==> flow/design.v (excerpt) <==
module arkanoid_audio
(
	input                clk_48m,
	input                reset,       
	input          [9:0] sound_raw,   
	input                pause,
	input                vol_boost,
	output signed [15:0] sound
);
reg [8:0] div;
always @(posedge clk_48m) begin
	if(!reset)
		div <= 9'd0;
	else
		div <= div + 9'd1;
end
wire dcrm_cen = !div;
wire signed [15:0] sound_dcrm;
jt49_dcrm2 #(16) dcrm
(
	.clk(clk_48m),
	.cen(dcrm_cen),
	.rst(~reset),
	.din({5'd0, sound_raw}),
	.dout(sound_dcrm)
);
wire signed [15:0] sound_filtered;
arkanoid_lpf lpf
(
	.clk(clk_48m),
	.reset(~reset),
	.in(sound_dcrm),
	.out(sound_filtered)
);
assign sound = pause ? 16'd0 : vol_boost ? (sound_filtered <<< 16'd5) : (sound_filtered <<< 16'd4);
endmodule
Size: ~2800 cells after synthesis, about 100 flip-flops.
Settings: LEC_CHECK=0, ABC_AREA=1, CAP_MARGIN=20, CELL_PAD_IN_SITES_DETAIL_PLACEMENT=0, CORE_ASPECT_RATIO=0.89, CORE_MARGIN=2, CORE_UTILIZATION=72, CTS_CLUSTER_DIAMETER=27, CTS_CLUSTER_SIZE=73, GPL_ROUTABILITY_DRIVEN=0, HOLD_SLACK_MARGIN=-0.08, MAX_ROUTING_LAYER=met4, MIN_ROUTING_LAYER=met1, PLACE_DENSITY=0.66, SETUP_SLACK_MARGIN=2.18, SLEW_MARGIN=40; clock period 8.89 ns.
run.sh (not shown) runs the stock make flow with config.mk's settings and CLKGATE_MAP_FILE=.
The baseline finished with negative setup slack left.
Then changed:
ABC_AREA = unset   (was 1)
CTS_CLUSTER_DIAMETER = unset   (was 27)
CTS_CLUSTER_SIZE = 22   (was 73)
PLACE_DENSITY = unset   (was 0.66)
PLACE_DENSITY_LB_ADDON = 0.09   (was unset)
SETUP_SLACK_MARGIN = unset   (was 2.18)
After rerunning: The changed run ran to the end with violations: negative setup slack. Flip-flop count does not change. Worst setup slack gets worse by 0.36 ns. Die size is lower by 3.6%. Via count went down by 14%. Cell area fell by 5.8%. Cell count shrinks by 9.4%. Register-to-register slack got worse by 0.36 ns. Total power falls by about 23%. Wire length falls by about 17%. Hold slack gets better by 0.011 ns.
Then changed:
CORE_MARGIN = 7   (was 2)
CORE_UTILIZATION = 20   (was 72)
CTS_CLUSTER_DIAMETER = 292   (was unset)
CTS_CLUSTER_SIZE = 55   (was 22)
HOLD_SLACK_MARGIN = 0.12   (was -0.08)
PLACE_DENSITY = 0.64   (was unset)
PLACE_DENSITY_LB_ADDON = unset   (was 0.09)
- The changed run reached the layout checks and failed them: negative setup slack
- wire length shrinks by 9.8%
- worst hold slack stays flat
- power fell by 1.9%
- maximum frequency went up by 5.5%
- setup slack improves by 0.52 ns
- non-clock buffer count rises by 19
- sequential share of layout area falls by 0.46 points
- synthesized area does not change
Then changed:
CELL_PAD_IN_SITES_DETAIL_PLACEMENT = 1   (was 0)
CORE_MARGIN = 4   (was 7)
CTS_CLUSTER_DIAMETER = 231   (was 292)
PLACE_DENSITY = 0.94   (was 0.64)
SLEW_MARGIN = 5   (was 40)
TNS_END_PERCENT = 50   (was unset)
Outcome:
- The new run ran to the end with violations: negative setup slack
- global-route usage came out higher by 9.2 points
- via count grows by about 30%
- wire length climbs by about 90%

---

Setup of job 1562:
arkanoid_audio again, from the RTL that the note above started with.
clock: 9.35 ns
lec_check: 0
cap_margin: 5
core_margin: 2
core_utilization: 72
cts_cluster_diameter: 28
cts_cluster_size: 39
hold_slack_margin: -0.1
max_routing_layer: met4
setup_slack_margin: 1.05
slew_margin: 20
tns_end_percent: 40
The final report for job 1562 shows a completed flow and a layout that fails verification, specifically negative setup slack.
Here is what was changed in the inputs of job 5134 compared with job 1562.
# job 1562
export LEC_CHECK = 0
export CAP_MARGIN = 5
export CORE_MARGIN = 2
export CORE_UTILIZATION = 72
export CTS_CLUSTER_DIAMETER = 28
export CTS_CLUSTER_SIZE = 39
export HOLD_SLACK_MARGIN = -0.1
export MAX_ROUTING_LAYER = met4
export SETUP_SLACK_MARGIN = 1.05
export SLEW_MARGIN = 20
export TNS_END_PERCENT = 40
create_clock -name core_clock -period 9.35 [get_ports {clk_48m}]
# job 5134
export LEC_CHECK = 0
export CAP_MARGIN = 20
export CORE_MARGIN = 2
export CORE_UTILIZATION = 45
export SLEW_MARGIN = 20
create_clock -name core_clock -period 10.3 [get_ports {clk_48m}]
## What came out
Job 5134 ran to completion and came out clean on the timing, design-rule and antenna checks. Total power of job 5134 is lower than that of job 1562. Job 5134 vs job 1562, flop share of the area went up by 0.20 points. Global route total overflow: job 1562 vs job 5134 identical. Job 5134 leaves more setup margin than job 1562. Job 5134 vs job 1562, effective utilization at floorplan went down by 27 points.
Here is what was changed in the inputs of job 3964 compared with job 5134.
# job 5134
export LEC_CHECK = 0
export CAP_MARGIN = 20
export CORE_MARGIN = 2
export CORE_UTILIZATION = 45
export SLEW_MARGIN = 20
create_clock -name core_clock -period 10.3 [get_ports {clk_48m}]
# job 3964
export LEC_CHECK = 0
export ABC_AREA = 1
export CAP_MARGIN = 20
export CELL_PAD_IN_SITES_DETAIL_PLACEMENT = 2
export CORE_MARGIN = 2
export CORE_UTILIZATION = 40
export HOLD_SLACK_MARGIN = 0.19
export SLEW_MARGIN = 20
create_clock -name core_clock -period 20.0 [get_ports {clk_48m}]
[summary]
Detailed-route wire length on metal 1: job 3964 higher than job 5134
Lower via count goes to job 5134 over job 3964.
Relative to job 5134, total track usage increased by 14 points in job 3964.
From job 5134 to job 3964 the numbers moved as follows: sequential fraction of total cell area dropped 0.33 points, number of buffer and inverter stages on the critical path grew by 1, yosys stat chip area higher, post-route standard cell area excluding fillers moved up, wire length increased by 51000 um relative to the old numbers.
Setup changes, job 3964 to job 9633
# job 3964
export LEC_CHECK = 0
export ABC_AREA = 1
export CAP_MARGIN = 20
export CELL_PAD_IN_SITES_DETAIL_PLACEMENT = 2
export CORE_MARGIN = 2
export CORE_UTILIZATION = 40
export HOLD_SLACK_MARGIN = 0.19
export SLEW_MARGIN = 20
create_clock -name core_clock -period 20.0 [get_ports {clk_48m}]
# job 9633
export LEC_CHECK = 0
export CAP_MARGIN = 20
export CORE_MARGIN = 2
export CORE_UTILIZATION = 69
export SLEW_MARGIN = 20
create_clock -name core_clock -period 12.3 [get_ports {clk_48m}]
Results
Job 9633 — portion of total power attributed to sequential cells 5.9 points higher, job 3964 as reference. Note that the clock group total power recorded for job 9633 amounts to 1.6 times the value seen in job 3964. Routed wire length per instance (job 9633 / job 3964): 0.64. Against job 3964, job 9633 comes in 6.56 ns lower on setup slack.
--- input diff job 9633..job 4260 ---
# job 9633
export LEC_CHECK = 0
export CAP_MARGIN = 20
export CORE_MARGIN = 2
export CORE_UTILIZATION = 69
export SLEW_MARGIN = 20
create_clock -name core_clock -period 12.3 [get_ports {clk_48m}]
# job 4260
export LEC_CHECK = 0
export CAP_MARGIN = 20
export CORE_MARGIN = 2
export CORE_UTILIZATION = 69
export CTS_CLUSTER_DIAMETER = 374
export CTS_CLUSTER_SIZE = 98
export SLEW_MARGIN = 20
create_clock -name core_clock -period 8.89 [get_ports {clk_48m}]
Findings:
Of job 9633 and job 4260, only job 9633 finishes the flow clean.
Total design power: job 4260 > job 9633
Re final estimated routing congestion in global placement: job 9633 and job 4260 aren't equal, and the higher value belongs to job 9633.
The final number of setup-violating endpoints of job 4260 exceeds that of job 9633 by 10.
Post-route fraction of the period consumed by the critical path was higher in job 4260 than in job 9633.
Setup changes, job 4260 to job 2875
# job 4260
export LEC_CHECK = 0
export CAP_MARGIN = 20
export CORE_MARGIN = 2
export CORE_UTILIZATION = 69
export CTS_CLUSTER_DIAMETER = 374
export CTS_CLUSTER_SIZE = 98
export SLEW_MARGIN = 20
create_clock -name core_clock -period 8.89 [get_ports {clk_48m}]
# job 2875
export LEC_CHECK = 0
export CAP_MARGIN = 20
export CELL_PAD_IN_SITES_DETAIL_PLACEMENT = 2
export CORE_ASPECT_RATIO = 0.89
export CORE_MARGIN = 4
export CORE_UTILIZATION = 20
export CTS_CLUSTER_DIAMETER = 231
export CTS_CLUSTER_SIZE = 55
export GPL_ROUTABILITY_DRIVEN = 0
export HOLD_SLACK_MARGIN = 0.12
export MAX_ROUTING_LAYER = met4
export MIN_ROUTING_LAYER = met1
export SLEW_MARGIN = 5
create_clock -name core_clock -period 8.89 [get_ports {clk_48m}]
==> results <==
Job 2875: all stages done; final checks FAILED (negative setup slack). When the final numbers for job 2875 and job 4260 were put side by side, the non-clock buffer count turned out to be smaller in job 4260. Compared with job 4260, job 2875 shows a higher placeable core region. Final setup violation count, job 2875 and job 4260, higher one = job 2875. The number of flip-flops and latches was comparable across job 2875 and job 4260. Across both runs, setup slack after layout was lower for job 2875 than for job 4260. Job 2875 vs job 4260: sequential share of layout area down.

---

Setup of run A:
Starting RTL as in the previous note.
Settings: LEC_CHECK=0, CAP_MARGIN=20, CELL_PAD_IN_SITES_DETAIL_PLACEMENT=0, CELL_PAD_IN_SITES_GLOBAL_PLACEMENT=0, CORE_ASPECT_RATIO=0.89, CORE_MARGIN=2, CORE_UTILIZATION=71, CTS_CLUSTER_SIZE=55, GPL_ROUTABILITY_DRIVEN=0, HOLD_SLACK_MARGIN=0.12, MAX_ROUTING_LAYER=met4, MIN_ROUTING_LAYER=met1, PLACE_DENSITY_LB_ADDON=0.07, SLEW_MARGIN=40; clock period 6.35 ns.
Although run A finished all stages, its layout failed final checks on negative setup slack.
The following lists how run B was set up differently from run A:
# run A
export LEC_CHECK = 0
export CAP_MARGIN = 20
export CELL_PAD_IN_SITES_DETAIL_PLACEMENT = 0
export CELL_PAD_IN_SITES_GLOBAL_PLACEMENT = 0
export CORE_ASPECT_RATIO = 0.89
export CORE_MARGIN = 2
export CORE_UTILIZATION = 71
export CTS_CLUSTER_SIZE = 55
export GPL_ROUTABILITY_DRIVEN = 0
export HOLD_SLACK_MARGIN = 0.12
export MAX_ROUTING_LAYER = met4
export MIN_ROUTING_LAYER = met1
export PLACE_DENSITY_LB_ADDON = 0.07
export SLEW_MARGIN = 40
create_clock -name core_clock -period 6.35 [get_ports {clk_48m}]
# run B
export LEC_CHECK = 0
export CAP_MARGIN = 20
export CELL_PAD_IN_SITES_DETAIL_PLACEMENT = 0
export CORE_ASPECT_RATIO = 0.89
export CORE_MARGIN = 2
export CORE_UTILIZATION = 72
export CTS_CLUSTER_SIZE = 80
export GPL_ROUTABILITY_DRIVEN = 0
export HOLD_SLACK_MARGIN = -0.08
export MAX_ROUTING_LAYER = met4
export MIN_ROUTING_LAYER = met1
export PLACE_DENSITY = 0.39
export SLEW_MARGIN = 0
create_clock -name core_clock -period 8.89 [get_ports {clk_48m}]
### Flow results
Each of run A and run B falls short of a clean finish. Run B ran in full, but the layout does not pass; the checks complain about negative setup slack. Diff run A -> run B: final worst slack grew by 3110 ps, wire length lost 24%, buffering overhead went down by 5.8 points, clock period minus final worst setup slack dropped 570 ps, post-layout instance area lower. Layout clock buffer count (higher): run A. Lower initial cell density of the core among run A and run B: run A. Portion of total power attributed to combinational logic was higher in the run labelled run A. Run B has detailed-route wire length on metal 1 below what run A had.
The inputs of run C differ from those of run B as listed below.
# run B
export LEC_CHECK = 0
export CAP_MARGIN = 20
export CELL_PAD_IN_SITES_DETAIL_PLACEMENT = 0
export CORE_ASPECT_RATIO = 0.89
export CORE_MARGIN = 2
export CORE_UTILIZATION = 72
export CTS_CLUSTER_SIZE = 80
export GPL_ROUTABILITY_DRIVEN = 0
export HOLD_SLACK_MARGIN = -0.08
export MAX_ROUTING_LAYER = met4
export MIN_ROUTING_LAYER = met1
export PLACE_DENSITY = 0.39
export SLEW_MARGIN = 0
create_clock -name core_clock -period 8.89 [get_ports {clk_48m}]
# run C
export LEC_CHECK = 0
export CAP_MARGIN = 20
export CELL_PAD_IN_SITES_DETAIL_PLACEMENT = 0
export CORE_ASPECT_RATIO = 0.89
export CORE_MARGIN = 7
export CORE_UTILIZATION = 20
export CTS_CLUSTER_SIZE = 55
export GPL_ROUTABILITY_DRIVEN = 0
export HOLD_SLACK_MARGIN = 0.12
export MAX_ROUTING_LAYER = met4
export MIN_ROUTING_LAYER = met2
export PLACE_DENSITY_LB_ADDON = 0.09
export SLEW_MARGIN = 40
create_clock -name core_clock -period 8.89 [get_ports {clk_48m}]
[summary]
Completing all stages was not enough for run C: its layout failed the final checks because of negative setup slack. On total antenna diodes in the routed design: run C sits above run B. When the final numbers for run C and run B were put side by side, the post-route total power turned out to be smaller in run B. In the tables for run C and run B, area added between synthesis and finish reads higher with run C.
Inputs modified between run C and run D:
# run C
export LEC_CHECK = 0
export CAP_MARGIN = 20
export CELL_PAD_IN_SITES_DETAIL_PLACEMENT = 0
export CORE_ASPECT_RATIO = 0.89
export CORE_MARGIN = 7
export CORE_UTILIZATION = 20
export CTS_CLUSTER_SIZE = 55
export GPL_ROUTABILITY_DRIVEN = 0
export HOLD_SLACK_MARGIN = 0.12
export MAX_ROUTING_LAYER = met4
export MIN_ROUTING_LAYER = met2
export PLACE_DENSITY_LB_ADDON = 0.09
export SLEW_MARGIN = 40
create_clock -name core_clock -period 8.89 [get_ports {clk_48m}]
# run D
export LEC_CHECK = 0
export ABC_AREA = 1
export CAP_MARGIN = 20
export CELL_PAD_IN_SITES_DETAIL_PLACEMENT = 0
export CORE_ASPECT_RATIO = 0.89
export CORE_MARGIN = 2
export CORE_UTILIZATION = 72
export CTS_CLUSTER_SIZE = 13
export GPL_ROUTABILITY_DRIVEN = 0
export HOLD_SLACK_MARGIN = -0.08
export MAX_ROUTING_LAYER = met4
export MIN_ROUTING_LAYER = met1
export PLACE_DENSITY_LB_ADDON = 0.09
export SLEW_MARGIN = 0
create_clock -name core_clock -period 8.89 [get_ports {clk_48m}]
| run C | all stages done | FAIL | negative setup slack |
Run D: flow complete, layout not clean; failing: negative setup slack
Reported for run C and run D, count of clock-buffer cells in the layout turned out identical to the last digit.
Sort run C and run D by power in sequential cells, descending, and run D comes first.
Post-route clock period utilization in run D is 0.69 points above run C.
In the tables for run C and run D, clock skew reads lower with run D.
Non-clock buffer count went down by more than a quarter going from run C to run D.

---

## pine
arkanoid_audio again, from the RTL that the note above started with.
make LEC_CHECK=0 ABC_AREA=0 CAP_MARGIN=20 CELL_PAD_IN_SITES_DETAIL_PLACEMENT=2 CORE_ASPECT_RATIO=1.11 CORE_MARGIN=3 CORE_UTILIZATION=58 CTS_CLUSTER_DIAMETER=240 CTS_CLUSTER_SIZE=45 HOLD_SLACK_MARGIN=0.19 SLEW_MARGIN=5 TNS_END_PERCENT=40 finish   # period 17.0 ns
detailed placement: pine exited with error
#### Input delta (oak over pine)
==> flow/config.mk <==
export PLATFORM = sky130hd
export DESIGN_NAME = arkanoid_audio
export DESIGN_NICKNAME = arkanoid_audio
export VERILOG_FILES = /design/flow/design.v
export SDC_FILE = /design/flow/constraint.sdc
export NUM_CORES = 4
export LEC_CHECK = 0
export CAP_MARGIN = 20
export CORE_MARGIN = 2
export CORE_UTILIZATION = 61
export SETUP_SLACK_MARGIN = 3.41
export SLEW_MARGIN = 20
==> flow/constraint.sdc <==
create_clock -name core_clock -period 13.5 [get_ports {clk_48m}]
set_input_delay 2.7000 -clock core_clock [delete_from_list [all_inputs] [get_ports {clk_48m}]]
set_output_delay 2.7000 -clock core_clock [all_outputs]
set_load 0.01 [all_outputs]
### Flow results
The remaining runs in oak and pine completed every stage, whereas pine halted early. pine did not finish: a tool error stopped it during detailed placement. From oak to pine, count of cell types in the netlist did not move at all. The global placer's final weighted congestion of oak is higher than that of pine. ~same number of I/O pins in oak and pine. Compared with pine, oak shows a lower overall chip area. Diff pine..oak | total cell area reported by yosys after synthesis | unchanged. oak does better than pine on total core area. In the metrics for oak and pine, the one carrying the higher starting density of the core is oak. On x dimension of the die, the lower figure sits with pine, not oak. For netlist area before placement, pine and oak come out practically identical.
Power is estimated from default activity; no workload was simulated.
